==> v34: inputs <==
// blockRunner
module blockRunner(
    input wire CLK,              
    input wire RST_BTN,          
    output wire VGA_HS_O,        
    output wire VGA_VS_O,        
    output reg [3:0] VGA_R,      
    output reg [3:0] VGA_G,      
    output reg [3:0] VGA_B,      
    output wire a, ba, c, d, e, f, g,
    output wire a1, ba1, c1, d1, e1, f1, g1,
    output wire a2, ba2, c2, d2, e2, f2, g2,
    output wire a3, ba3, c3, d3, e3, f3, g3,
    input SW0,
    input KEY0,
    input KEY1,
    input KEY2,
    input KEY3
    );
make LEC_CHECK=0 ABC_AREA=1 CAP_MARGIN=0 CORE_MARGIN=2 CORE_UTILIZATION=70 CTS_CLUSTER_SIZE=73 HOLD_SLACK_MARGIN=-0.1 SETUP_SLACK_MARGIN=1.18 SLEW_MARGIN=20 finish   # period 4.62 ns
run.sh (not shown) runs the stock make flow with config.mk's settings and CLKGATE_MAP_FILE=.
==> v29: changes against v34 <==
- CAP_MARGIN: 0 -> 20
- CTS_CLUSTER_SIZE: 73 -> 16
- HOLD_SLACK_MARGIN: -0.1 -> default
- PLACE_DENSITY_LB_ADDON: default -> 0.29
- SETUP_SLACK_MARGIN: 1.18 -> -0.27
==> flow/constraint.sdc (replaced) <==
create_clock -name core_clock -period 4.64 [get_ports {CLK}]
set_input_delay 0.9280 -clock core_clock [delete_from_list [all_inputs] [get_ports {CLK}]]
set_output_delay 0.9280 -clock core_clock [all_outputs]
set_load 0.01 [all_outputs]
==> flow_summary.yaml <==
# flow metrics
final_timing:
  finalWorstSetupSlack_ns: -0.9998
  setup_viol_count_final: 40
grt:
  antenna_found_initial: 1
status:
  outcome: "failed layout checks"
  check-failures: "setup timing"
Source of the figures above: v34

==> flow_summary.yaml <==
# flow metrics
status:
  outcome: "failed layout checks"
  check-failures: "setup timing"
final_timing:
  finalWorstSetupSlack_ns: -0.4313
  setup_viol_count_final: 11
  final.min_clock_period_ns: 5.071
  worstMarginPinSlew_ns: 1.103
Source of the figures above: v29


========
==> run a <==
blockRunner again, from the RTL that the note above started with.
// blockRunner
module blockRunner(
    input wire CLK,              
    input wire RST_BTN,          
    output wire VGA_HS_O,        
    output wire VGA_VS_O,        
    output reg [3:0] VGA_R,      
    output reg [3:0] VGA_G,      
    output reg [3:0] VGA_B,      
    output wire a, ba, c, d, e, f, g,
    output wire a1, ba1, c1, d1, e1, f1, g1,
    output wire a2, ba2, c2, d2, e2, f2, g2,
    output wire a3, ba3, c3, d3, e3, f3, g3,
    input SW0,
    input KEY0,
    input KEY1,
    input KEY2,
    input KEY3
    );
clock: 6.06 ns
lec_check: 0
abc_area: 1
cap_margin: 20
cell_pad_in_sites_global_placement: 3
core_margin: 2
core_utilization: 71
cts_cluster_diameter: 23
min_routing_layer: met2
setup_slack_margin: 0.81
slew_margin: 35
tns_end_percent: 60
==> run b: changes against run a <==
==> flow/config.mk (replaced) <==
export PLATFORM = sky130hd
export DESIGN_NAME = blockRunner
export DESIGN_NICKNAME = blockRunner
export VERILOG_FILES = /design/flow/design.v
export SDC_FILE = /design/flow/constraint.sdc
export NUM_CORES = 4
export LEC_CHECK = 0
export ABC_AREA = 1
export CAP_MARGIN = 20
export CORE_MARGIN = 2
export CORE_UTILIZATION = 72
export CTS_CLUSTER_DIAMETER = 381
export CTS_CLUSTER_SIZE = 16
export PLACE_DENSITY_LB_ADDON = 0.29
export SETUP_SLACK_MARGIN = -0.27
export SLEW_MARGIN = 20
==> flow/constraint.sdc (replaced) <==
create_clock -name core_clock -period 4.64 [get_ports {CLK}]
set_input_delay 0.9280 -clock core_clock [delete_from_list [all_inputs] [get_ports {CLK}]]
set_output_delay 0.9280 -clock core_clock [all_outputs]
set_load 0.01 [all_outputs]
==> qor summary <==
| quantity | run a | run b |
|---|---|---|
| Status | aborted with a tool error | aborted with a tool error |
| Last stage reached | 3_1_place_gp_skip_io | 5_1_grt |
| Synthesis area per yosys | 25900 um2 | 25900 um2 |
| Die y size | 195 um | 194 um |
| Core footprint | 35700 um2 | 35500 um2 |
| Post-synthesis compound-gate area fraction | 0.115 | 0.115 |
| Die width | 195 um | 194 um |
| Largest area contributor in the netlist | edfxtp_1 | edfxtp_1 |
| Dominant cell by count in the synthesized netlist | nand2_1 | nand2_1 |
| Adders+Majority by Area | 0.158 | 0.158 |
| Total cells reported by yosys after synthesis | 3375 | 3375 |
| Die ar. | 38000 um2 | 37500 um2 |
| Number of synthesized flops with an enable pin | 233 | 233 |
| Post-synthesis async set-or-reset flop share | 0.0211 | 0.0211 |
| Pre-placement core utilization | 0.724 | 0.730 |

========
==> inputs of v15 <==
blockRunner again, from the RTL that the note above started with.
Design blockRunner, start of the top module:
module blockRunner(
    input wire CLK,              
    input wire RST_BTN,          
    output wire VGA_HS_O,        
    output wire VGA_VS_O,        
    output reg [3:0] VGA_R,      
    output reg [3:0] VGA_G,      
    output reg [3:0] VGA_B,      
    output wire a, ba, c, d, e, f, g,
    output wire a1, ba1, c1, d1, e1, f1, g1,
    output wire a2, ba2, c2, d2, e2, f2, g2,
    output wire a3, ba3, c3, d3, e3, f3, g3,
    input SW0,
    input KEY0,
    input KEY1,
    input KEY2,
    input KEY3
    );
==> flow/config.mk <==
export PLATFORM = sky130hd
export DESIGN_NAME = blockRunner
export DESIGN_NICKNAME = blockRunner
export VERILOG_FILES = /design/flow/design.v
export SDC_FILE = /design/flow/constraint.sdc
export NUM_CORES = 4
export LEC_CHECK = 0
export ABC_AREA = 1
export CAP_MARGIN = 15
export CORE_MARGIN = 2
export CORE_UTILIZATION = 72
export CTS_CLUSTER_SIZE = 72
export HOLD_SLACK_MARGIN = 0.06
export PLACE_DENSITY = 0.73
export SETUP_SLACK_MARGIN = 1.29
export SLEW_MARGIN = 20
export TNS_END_PERCENT = 40
==> flow/constraint.sdc <==
create_clock -name core_clock -period 5.11 [get_ports {CLK}]
set_input_delay 1.0220 -clock core_clock [delete_from_list [all_inputs] [get_ports {CLK}]]
set_output_delay 1.0220 -clock core_clock [all_outputs]
set_load 0.01 [all_outputs]
==> v37: changes against v15 <==
- ABC_AREA: 1 -> default
- CAP_MARGIN: 15 -> 20
- CORE_UTILIZATION: 72 -> 40
- CTS_CLUSTER_SIZE: 72 -> default
- HOLD_SLACK_MARGIN: 0.06 -> default
- PLACE_DENSITY: 0.73 -> default
- SETUP_SLACK_MARGIN: 1.29 -> 1.05
- TNS_END_PERCENT: 40 -> default
==> flow/constraint.sdc (replaced) <==
create_clock -name core_clock -period 8.31 [get_ports {CLK}]
set_input_delay 1.6620 -clock core_clock [delete_from_list [all_inputs] [get_ports {CLK}]]
set_output_delay 1.6620 -clock core_clock [all_outputs]
set_load 0.01 [all_outputs]
==> v8: changes against v15 <==
- CAP_MARGIN: 15 -> 20
- CORE_UTILIZATION: 72 -> 70
- CTS_CLUSTER_SIZE: 72 -> default
- HOLD_SLACK_MARGIN: 0.06 -> -0.09
- PLACE_DENSITY: 0.73 -> default
- SETUP_SLACK_MARGIN: 1.29 -> 0.99
- TNS_END_PERCENT: 40 -> default
==> flow/constraint.sdc (replaced) <==
create_clock -name core_clock -period 5.6 [get_ports {CLK}]
set_input_delay 1.1200 -clock core_clock [delete_from_list [all_inputs] [get_ports {CLK}]]
set_output_delay 1.1200 -clock core_clock [all_outputs]
set_load 0.01 [all_outputs]
==> comparison table <==
metric	v8	v15	v37
Result of the run	complete, no violations	complete, but fails checks	complete, no violations
Violated checks	-	negative setup slack	-
Clk power	2.45 mW	2.78 mW	1.81 mW
Internal power component	8.263 mW	9.354 mW	5.472 mW
Multi-input gate share of the layout cell area	51.84%	50.97%	53.26%
Worst setup path start	b1X[0]	b1X[2]	display.h_count[6]
Relative contribution of combinational cells to total power	54.3%	56.1%	47.8%
Path category of the worst min-delay check	flop to asynchronous set/reset pin	flop to flop	flop to asynchronous set/reset pin
Buffers and inverters on the worst path	2	3	2
Cell repeated most along the worst path	sky130_fd_sc_hd__nand2_1	sky130_fd_sc_hd__nand2_1	sky130_fd_sc_hd__nor2_1
Multi-input combinational cell area	15400 um2	15430 um2	15150 um2
Antenna violations before repair	0	1	0
Routability congestion estimate from global placement	1.036	1.024	0.9153
Sequential share of power	29.5%	28.1%	33.2%
ClkCell Share	4.104%	4.138%	4.872%
Logic power comb	8.26 mW	9.91 mW	4.55 mW
Worst-case setup slack after placement	73.91 ps	-28.63 ps	1154 ps
Total design power	15.20 mW	17.67 mW	9.527 mW
Layout clock buffers	50	50	56
Global-route wire length before repair	118800 um	130800 um	111800 um
Total number of placement rows	70	69	92
Yosys cell count	3375	3375	2824
Violation count after the first detailed-routing iteration	2406	3187	1469
Pin slew with the least headroom to its limit	1052 ps	1086 ps	1040 ps
Power density cells	511.8 nW/um2	583.6 nW/um2	334.8 nW/um2

========
==> try-zinc: inputs <==
blockRunner again, from the RTL that the note above started with.
## blockRunner
module blockRunner(
    input wire CLK,              
    input wire RST_BTN,          
    output wire VGA_HS_O,        
    output wire VGA_VS_O,        
    output reg [3:0] VGA_R,      
    output reg [3:0] VGA_G,      
    output reg [3:0] VGA_B,      
    output wire a, ba, c, d, e, f, g,
    output wire a1, ba1, c1, d1, e1, f1, g1,
    output wire a2, ba2, c2, d2, e2, f2, g2,
    output wire a3, ba3, c3, d3, e3, f3, g3,
    input SW0,
    input KEY0,
    input KEY1,
    input KEY2,
    input KEY3
    );
clock: 5.11 ns
lec_check: 0
abc_area: 1
cap_margin: 15
core_margin: 2
core_utilization: 72
cts_cluster_size: 72
hold_slack_margin: 0.06
place_density: 0.73
setup_slack_margin: 0.65
slew_margin: 20
==> try-amber (differences from try-zinc) <==
Settings changed: ABC_AREA 1 to default, CAP_MARGIN 15 to 20, CORE_UTILIZATION 72 to 70, CTS_CLUSTER_SIZE 72 to 47, HOLD_SLACK_MARGIN 0.06 to default, PLACE_DENSITY 0.73 to default.
==> flow/constraint.sdc (replaced) <==
create_clock -name core_clock -period 4.45 [get_ports {CLK}]
set_input_delay 0.8900 -clock core_clock [delete_from_list [all_inputs] [get_ports {CLK}]]
set_output_delay 0.8900 -clock core_clock [all_outputs]
set_load 0.01 [all_outputs]
==> results <==
try-zinc reached the layout checks and failed them: setup timing. try-amber aborted during global routing (5_1_grt) on GRT-0232. Against try-amber, the die size of try-zinc is smaller by 0.71%. Between try-zinc and try-amber, the lower synthesized cell count is in try-amber (gap 20%, measured against try-amber). Of try-zinc and try-amber, try-zinc has the higher synthesized area (gap about 2%, measured against try-amber).
==> figures <==
| quantity | try-amber | try-zinc |
|---|---|---|
| Synth Cell Area | 25400 sq um | 25900 sq um |
| Floorplan Core Area | 35700 sq um | 35500 sq um |
| MUX area fraction | 0.928% | 0% |
| Die height | 194 microns | 194 microns |
| Post-placement cell area | 29500 sq um | 27400 sq um |
| Detailed placer's ending HPWL | 59200 microns | 55500 microns |
| Post-CTS setup buffer count | 41 | 52 |
| Width of the die | 194 microns | 194 microns |
| Post-synthesis cell type with the largest instance count | ha_1 | nand2_1 |
| Setup Slack @ Placement | -1130 ps | 30.4 ps |
| Synthesized area per cell | 8.98 sq um | 7.67 sq um |
| Run status | did not finish | failed layout checks |
| Stage where the flow stopped | global routing (5_1_grt) | - |
| Layout check failures | - | setup timing |
Power and IR drop assume default switching activity.
